Design convolver, start of the top module:
module convolver #(
parameter n = 9'h010,
parameter k = 9'h003,
parameter s = 1,
parameter N = 16
)(
input clk,
input ce,
input global_rst,
input [N-1:0] activation,
input [(k*k)*16-1:0] weight1,
output[N-1:0] conv_op,
output valid_conv,
output end_conv
);
reg [31:0] count,count2,count3,row_count;
reg en1,en2,en3;
wire [15:0] tmp [k*k+1:0];
wire [15:0] weight [0:k*k-1];
generate
	genvar l;
	for(l=0;l<k*k;l=l+1)
	begin
      assign weight [l][N-1:0] = weight1[N*l +: N];
	end
endgenerate
assign tmp[0] = 32'h0000000;
generate
genvar i;
  for(i = 0;i<k*k;i=i+1)
  begin: MAC
    if((i+1)%k ==0)
    begin
      if(i==k*k-1)
      begin
      mac #(.N(N)) mac(
        .clk(clk),
        .ce(ce),
        .rst(global_rst),
        .a(activation),
        .b(weight[i]),
        .c(tmp[i]),
        .p(conv_op)
        );
      end
      else
      begin
      wire [N-1:0] tmp2;
      mac #(.N(N)) mac(
        .clk(clk),
        .ce(ce),
        .rst(global_rst),
        .a(activation),
        .b(weight[i]),
        .c(tmp[i]),
        .p(tmp2)
        );
      variable_shift_reg #(.width(N),.size(n-k)) SR (
          .clk(clk),
          .ce(ce),
          .rst(global_rst),
          .data_in(tmp2),
          .data_out(tmp[i+1])
          );
      end
    end
    else
    begin
   mac #(.N(N)) mac2(
      .clk(clk),
      .ce(ce),
      .rst(global_rst),
      .a(activation),
      .b(weight[i]),
      .c(tmp[i]),
      .p(tmp[i+1])
      );
    end
  end
endgenerate
always@(posedge clk)
begin
  if(global_rst)
  begin
    count <=0;
    count2<=0;
    count3<=0;
    row_count <= 0;
    en1<=0;
    en2<=1;
    en3<=0;
  end
  else if(ce)
  begin
    if(count == (k-1)*n+k-1)
    begin
      en1 <= 1'b1;
      count <= count+1'b1;
  ...
For scale: about 7100 cells after synthesis, roughly 660 flip-flops, roughly 180 I/O pins, roughly 63000 sq um of cells after synthesis.
Settings: LEC_CHECK=0, ABC_AREA=0, CAP_MARGIN=40, CELL_PAD_IN_SITES_DETAIL_PLACEMENT=0, CORE_MARGIN=2, CORE_UTILIZATION=72, CTS_CLUSTER_DIAMETER=369, CTS_CLUSTER_SIZE=20, GPL_ROUTABILITY_DRIVEN=1, MAX_ROUTING_LAYER=met4, SETUP_SLACK_MARGIN=-0.49, SLEW_MARGIN=20, TNS_END_PERCENT=45; clock period 4.95 ns.
run.sh (not shown) runs the stock make flow with config.mk's settings and CLKGATE_MAP_FILE=.
The first run finished but failed the layout checks on setup timing.
Edit:
- ABC_AREA: 0 -> not set
- CAP_MARGIN: 40 -> 20
- CELL_PAD_IN_SITES_DETAIL_PLACEMENT: 0 -> not set
- CORE_UTILIZATION: 72 -> 50
- CTS_CLUSTER_DIAMETER: 369 -> not set
- CTS_CLUSTER_SIZE: 20 -> not set
- GPL_ROUTABILITY_DRIVEN: 1 -> not set
- MAX_ROUTING_LAYER: met4 -> not set
- SETUP_SLACK_MARGIN: -0.49 -> not set
- TNS_END_PERCENT: 45 -> not set
- clock period: 4.95 -> 7.17 ns (I/O delays scaled with it)
What happened: This time the run finished with timing, DRC and antenna clean. Clock-buffer cell count rose by 61. Utilization went down by 27 points. Register-to-register slack is better by 2.2 ns. Design area falls by a few percent. Non-clock buffer count falls by 352. Final cell count climbs by a few percent. First-iteration DRC count falls by about a fifth. Wire length went down by a few percent. Hold slack got worse by 0.0057 ns. Power drops by well over a third.
Edit:
- CORE_UTILIZATION: 50 -> 29
- clock period: 7.17 -> 12.4 ns (I/O delays scaled with it)
What happened: The new run passed the timing, design-rule and antenna checks; wire length is higher by 3.6%; cell area went down by 0.47%; via count decreases by 0.65%; power decreases by 43%; clock-buffer cell count came out higher by 8.
Edit:
- CAP_MARGIN: 20 -> 15
- CORE_UTILIZATION: 29 -> 72
- CTS_CLUSTER_SIZE: not set -> 37
- SETUP_SLACK_MARGIN: not set -> 0.78
- clock period: 12.4 -> 6.36 ns (I/O delays scaled with it)
Clock-buffer cell count came out lower by 19. Total power came out higher by well over a third. Design area came out higher by a few percent. Hold slack gains 0.022 ns. Global-route usage came out higher by 22 points. Synthesized area stays the same. Die area came out lower by well over a third.
Edit:
- CAP_MARGIN: 15 -> 40
- CORE_UTILIZATION: 72 -> 40
- CTS_CLUSTER_SIZE: 37 -> not set
- GPL_ROUTABILITY_DRIVEN: not set -> 0
- PLACE_DENSITY: not set -> 0.61
- SETUP_SLACK_MARGIN: 0.78 -> 1.48
- TNS_END_PERCENT: not set -> 80
- clock period: 6.36 -> 7.29 ns (I/O delays scaled with it)
The new run completed without violations.
Critical path depth fell by 2.
First-iteration DRC count drops by 24%.
Setup slack improves by 0.92 ns.
Synthesized area stays the same.
Utilization shrinks by 38 points.
Cell area is lower by 0.56%.
Sequential power went down by 13%.
Routed wire length rises by 0.73%.
Non-clock buffer count came out lower by 243.
Via count falls by 5.6%.
Edit:
- CAP_MARGIN: 40 -> 20
- CORE_UTILIZATION: 40 -> 70
- CTS_CLUSTER_SIZE: not set -> 37
- GPL_ROUTABILITY_DRIVEN: 0 -> not set
- PLACE_DENSITY: 0.61 -> not set
- SETUP_SLACK_MARGIN: 1.48 -> not set
- TNS_END_PERCENT: 80 -> not set
- clock period: 7.29 -> 6.36 ns (I/O delays scaled with it)
Design area came out lower by about 2.3%. Sequential share of layout area went up by 0.43 points. Setup slack loses 1.1 ns. Sequential cell count stays the same. Worst hold slack barely changes. Die area drops by about 40%. Routed wire length fell by 7.6%.

---

## run A
convolver again, from the RTL that the note above started with.
==> flow/config.mk <==
export PLATFORM = sky130hd
export DESIGN_NAME = convolver
export DESIGN_NICKNAME = convolver
export VERILOG_FILES = /design/flow/design.v
export SDC_FILE = /design/flow/constraint.sdc
export NUM_CORES = 4
export LEC_CHECK = 0
export ABC_AREA = 0
export CAP_MARGIN = 40
export CELL_PAD_IN_SITES_DETAIL_PLACEMENT = 0
export CORE_MARGIN = 2
export CORE_UTILIZATION = 72
export CTS_CLUSTER_DIAMETER = 369
export CTS_CLUSTER_SIZE = 20
export GPL_ROUTABILITY_DRIVEN = 1
export MAX_ROUTING_LAYER = met4
export SETUP_SLACK_MARGIN = -0.11
export SLEW_MARGIN = 20
==> flow/constraint.sdc <==
create_clock -name core_clock -period 4.95 [get_ports {clk}]
set_input_delay 0.9900 -clock core_clock [delete_from_list [all_inputs] [get_ports {clk}]]
set_output_delay 0.9900 -clock core_clock [all_outputs]
set_load 0.01 [all_outputs]
Nothing crashed in run A and all stages finished; the problem is that the final layout failed, the offending checks being negative setup slack.
What run B does differently from run A at the input level:
# run A
export LEC_CHECK = 0
export ABC_AREA = 0
export CAP_MARGIN = 40
export CELL_PAD_IN_SITES_DETAIL_PLACEMENT = 0
export CORE_MARGIN = 2
export CORE_UTILIZATION = 72
export CTS_CLUSTER_DIAMETER = 369
export CTS_CLUSTER_SIZE = 20
export GPL_ROUTABILITY_DRIVEN = 1
export MAX_ROUTING_LAYER = met4
export SETUP_SLACK_MARGIN = -0.11
export SLEW_MARGIN = 20
create_clock -name core_clock -period 4.95 [get_ports {clk}]
# run B
export LEC_CHECK = 0
export CAP_MARGIN = 20
export CORE_MARGIN = 2
export CORE_UTILIZATION = 40
export SLEW_MARGIN = 20
create_clock -name core_clock -period 7.17 [get_ports {clk}]
Notes after the runs:
Between run A and run B, the flow reports worst-case vdd ir drop decreasing by more than half. Diff run A -> run B | part of the power in the clock network | increase of 8.0 points. The clock-pin slew reported for the worst setup and hold paths after clock tree synthesis number comes out lower for run B vs run A. Taking run B as 1.0, run A lands at 1.09 on via count of the first global-routing pass. Looking at startpoint of the most critical setup path, the weight1[17] result is from run B; the activation[5] one comes from run A. Run B -> run A: clock sink count delta 0, exact match. Run B reached the end of the flow, and the finished layout is clean on the timing, design-rule and antenna checks. Timing endpoint of the critical path: MAC[7].genblk1.mac2.p[13] -> run A, MAC[1].genblk1.mac2.p[14] -> run B. STATUS final design instance area without fill: run B wins against run A. Re number of stages on the worst setup path: run B and run A aren't equal, and the lower value belongs to run B. Summary — fraction of area in clock buffers and inverters, run B relative to run A: higher, by 2.4 points.
#### Input delta (run C over run B)
# run B
export LEC_CHECK = 0
export CAP_MARGIN = 20
export CORE_MARGIN = 2
export CORE_UTILIZATION = 40
export SLEW_MARGIN = 20
create_clock -name core_clock -period 7.17 [get_ports {clk}]
# run C
export LEC_CHECK = 0
export CAP_MARGIN = 20
export CORE_MARGIN = 2
export CORE_UTILIZATION = 70
export CTS_CLUSTER_SIZE = 37
export PLACE_DENSITY_LB_ADDON = 0.0
export SETUP_SLACK_MARGIN = 1.57
export SLEW_MARGIN = 20
export TNS_END_PERCENT = 10
create_clock -name core_clock -period 5.45 [get_ports {clk}]
Results
- Ran to the end and failed final checks on negative setup slack: run C.
- As of run C, highest ir drop seen on vdd had risen by more than 100% compared to run B.
- The worst-margin pin slew of run C falls short of that of run B by 51 ps.
- When run C is set beside run B, its cell count turns out to be about 5.4% smaller.
- Relative to run B, the final clock period utilization by the worst path of run C is higher by 16 points.
- Share of power burned in combinational logic (higher): run C
diff inputs: run C => run D
# run C
export LEC_CHECK = 0
export CAP_MARGIN = 20
export CORE_MARGIN = 2
export CORE_UTILIZATION = 70
export CTS_CLUSTER_SIZE = 37
export PLACE_DENSITY_LB_ADDON = 0.0
export SETUP_SLACK_MARGIN = 1.57
export SLEW_MARGIN = 20
export TNS_END_PERCENT = 10
create_clock -name core_clock -period 5.45 [get_ports {clk}]
# run D
export LEC_CHECK = 0
export CAP_MARGIN = 20
export CORE_MARGIN = 2
export CORE_UTILIZATION = 40
export SETUP_SLACK_MARGIN = 1.51
export SLEW_MARGIN = 20
create_clock -name core_clock -period 7.17 [get_ports {clk}]
## What came out
Total detailed-routing wirelength shrinks slightly when moving from run C to run D.
Run D reached the end of the flow, and the finished layout is clean on the timing, design-rule and antenna checks.
Run D has more setup slack than run C.
Changes observed in run D relative to run C: delay of the slowest cell on the worst path shows no meaningful change, combinational share of power shows a reduction of 2.5 points, final core utilization shows a reduction of 37 points, post-layout instance area shows a reduction of about 2%, switching part of the total power shows an increase of 0.45 points.
Power is estimated from default activity; no workload was simulated.
